Design chip8_cpu, start of the top module:
    module chip8_cpu (
        input wire clk,
        input wire reset,
        input wire [7:0] mem_data_in,
        input wire [15:0] key_pressed,
        output reg mem_read,
        output reg [11:0] mem_addr_out,
        output reg [7:0] mem_data_out,
        output reg mem_write
    );
export LEC_CHECK = 0
export CAP_MARGIN = 20
export CORE_MARGIN = 2
export CORE_UTILIZATION = 70
export CTS_CLUSTER_SIZE = 24
export SETUP_SLACK_MARGIN = -0.77
export SLEW_MARGIN = 20
create_clock -name core_clock -period 8.07 [get_ports {clk}]
run.sh (not shown) runs the stock make flow with config.mk's settings and CLKGATE_MAP_FILE=.
The baseline finished but failed the layout checks on setup timing.
Rerun with:
Settings changed: CORE_UTILIZATION 70 to 30, CTS_CLUSTER_SIZE 24 to default, SETUP_SLACK_MARGIN -0.77 to default.
Clock period 8.07 ns to 19.0 ns, I/O delays scaled along.
This time the run finished clean.
Sequential cell count is unchanged.
Final area is lower by 2.8%.
Clock-buffer cell count is higher by 17.
Worst hold slack is worse by 0.013 ns.
Non-clock buffer count is lower by 220.
Power is lower by 60%.
Wire length is lower by 12%.
Rerun with:
Settings changed: CORE_UTILIZATION 30 to 15.
Clock period 19.0 ns to 11.7 ns, I/O delays scaled along.
Outcome: The new run ran to the end with no violations. Wire length rises by about 7%. Power rises by 60%. Fmax rises by about 22%. Global-route usage falls by 9.7 points. Setup slack got worse by 4.8 ns. First-iteration DRC count rises by about 0.5%. Synthesized area is unchanged. Count of clock-buffer cells in the layout falls by 11. Synthesized cell count stays the same.
Rerun with:
Settings changed: ABC_AREA from default to 1, CORE_UTILIZATION 15 to 72, CTS_CLUSTER_DIAMETER from default to 396, CTS_CLUSTER_SIZE from default to 100, SETUP_SLACK_MARGIN from default to 1.9, TNS_END_PERCENT from default to 10.
Clock period 11.7 ns to 6.55 ns, I/O delays scaled along.
This time the run aborted during global routing.
Area after synthesis goes down by 2.7%.
Die area shrinks by 79%.
Synthesized cell count grows by 15%.

* * *

== v40 ==
Starting RTL as in the previous note.
==> flow/design.v (excerpt) <==
    module chip8_cpu (
        input wire clk,
        input wire reset,
        input wire [7:0] mem_data_in,
        input wire [15:0] key_pressed,
        output reg mem_read,
        output reg [11:0] mem_addr_out,
        output reg [7:0] mem_data_out,
        output reg mem_write
    );
        reg [11:0]    pc;
        reg [11:0]    I;
        reg [7:0]     V[0:15];
        reg [15:0]    opcode;
        reg [3:0]     state;
        reg [3:0]     pc_data;
        reg [11:0]    stack[0:15];
        reg [7:0]     opcode_fh;
        reg [7:0]     opcode_sh;
        reg [7:0]     delay_timer,sound_timer; 
        reg [20:0]    one_hz;
        reg [3:0]     i;
        reg [15:0]    lfsr;       
        reg [1:0]     bcd_step;   
        wire [7:0]    vx = V[opcode[11:8]];
        wire [7:0]    vy = V[opcode[7:4]];
        wire [8:0]    add_xy = {1'b0, vx} + {1'b0, vy};
        wire [7:0]    bcd_h = vx / 8'd100;
        wire [7:0]    bcd_t = (vx / 8'd10) % 8'd10;
        wire [7:0]    bcd_o = vx % 8'd10;
        reg  [3:0]    key_idx;
        integer       k;
        always @(*) begin
            key_idx = 4'd0;
            for (k = 15; k >= 0; k = k - 1)
                if (key_pressed[k]) key_idx = k[3:0];
        end
        localparam FETCH1 = 0;
        localparam FETCH1_WAIT = 1;
        localparam FETCH2 = 2;
        localparam FETCH2_WAIT = 3;
        localparam LASTFETCH = 4;
        localparam EXECUTE = 5;
        localparam LASTFETCH_WAIT = 6;
        localparam STORE = 7;
        localparam RETRIEVE = 8;
        localparam RETRIEVE_WAIT = 9;
        localparam RETRIEVE_WAIT2 = 10;
        localparam BCD = 11;
        localparam KEYWAIT = 12;
        always @(posedge clk or posedge reset) begin
            if(reset) begin
                pc <= 12'h200;
                state <= FETCH1;
                opcode <= 0;
                I <= 12'd0;
                opcode_fh <= 0;
                opcode_sh <= 0;
                mem_read <= 0;
  ...
export LEC_CHECK = 0
export CAP_MARGIN = 20
export CORE_MARGIN = 2
export CORE_UTILIZATION = 72
export CTS_CLUSTER_SIZE = 25
export PLACE_DENSITY = 0.65
export SLEW_MARGIN = 20
create_clock -name core_clock -period 9.79 [get_ports {clk}]
The final report for v40 shows a completed flow and a layout that fails verification, specifically negative setup slack.
#### Input delta (v29 over v40)
- PLACE_DENSITY removed (was 0.65)
- CTS_CLUSTER_SIZE removed (was 25)
- CORE_UTILIZATION changed from 72 to 40
- the clock period (ns, I/O delays scaled along) changed from 9.79 to 12.0
[summary]
Between v40 and v29, the difference in XOR/XNOR share of the synthesized area is negligible.
Every stage of the flow completed for v29, and the final layout passed the timing, DRC and antenna checks.
Comparing v29 against v40, there is no change at all in netlist area before placement.
The final reports for v29 and v40 show portion of the clock cycle consumed by the worst path in the final layout lower in the former.
v29 — initial antenna violation count 4 lower, v40 as reference
Summary — part of the total power dissipated in the clock network, v29 relative to v40: higher, by 3.6 points.
Compared to v40, v29 leaves more free space in the core.
Setup slack: v29 more than v40
Count of clock-buffer cells in the layout went up by a few percent going from v40 to v29.
Looking at launching instance or port of the critical path, the opcode[11] result is from v40; the opcode[8] one comes from v29.
Global route total overflow: v29 vs v40 identical
Input-level comparison between v16 and v29:
- swapping 40 for 65 in CORE_UTILIZATION
- swapping 12.0 for 8.22 in the clock period (ns, I/O delays scaled along)
Results
- In v16 the implementation completed, yet the final layout does not meet the checks, the culprit being negative setup slack.
- In v16, starting density of the core is higher than in v29.
- Taking v29 as the reference point, the post-route clock period utilization of v16 rises by 29 points.
- Least setup slack across all paths after layout is higher on v29
- Between v16 and v29, the tally of clock buffers in the finished layout is lower for v16.
The inputs of v44 differ from those of v16 as listed below.
- CORE_UTILIZATION: 65 -> 68
- CELL_PAD_IN_SITES_DETAIL_PLACEMENT: unset -> 0
- CORE_ASPECT_RATIO: unset -> 1.08
- GPL_ROUTABILITY_DRIVEN: unset -> 1
- GPL_TIMING_DRIVEN: unset -> 1
- MAX_ROUTING_LAYER: unset -> met4
- SETUP_SLACK_MARGIN: unset -> 1.05
- ABC_AREA: unset -> 1
- MIN_ROUTING_LAYER: unset -> met1
- the clock period (ns, I/O delays scaled along): 8.22 -> 7.23
Results
- v44 ended with less count of plain and timing-repair buffers in the layout than v16.
- Via count delta (v44 − v16): unfavourable
- On minimum clock period after layout: between v16 and v44, it ends up higher for v16.
- The dominant kind of combinational cell comes out simple AND/OR/NAND/NOR gates in one run and AND-OR/OR-AND gates in the other, namely in v44 and v16 respectively.
- v16 ended up with sky130_fd_sc_hd__or4_4 as its slowest cell on the critical path; v44 ended up with sky130_fd_sc_hd__dfrtp_1.
- v44 against v16: cell area after layout lower; achievable frequency +0.011 GHz.
- From the logs: v44 reached the end of the flow and failed the layout checks with negative setup slack.
- Post-synthesis to final-layout area growth ended up 2.9 points higher on v44 than on v16.
- [compare] base=v16 new=v44: global-route usage went up by 5.8 points; post-synthesis instance area went down by 2.7%; die area went down by 6.9%; clock skew went down by 0.012 ns.
- Yosys synthesis chip area, v16 and v44, lower one = v44.
Power figures rest on the tool's default switching activity, not on a simulated workload.
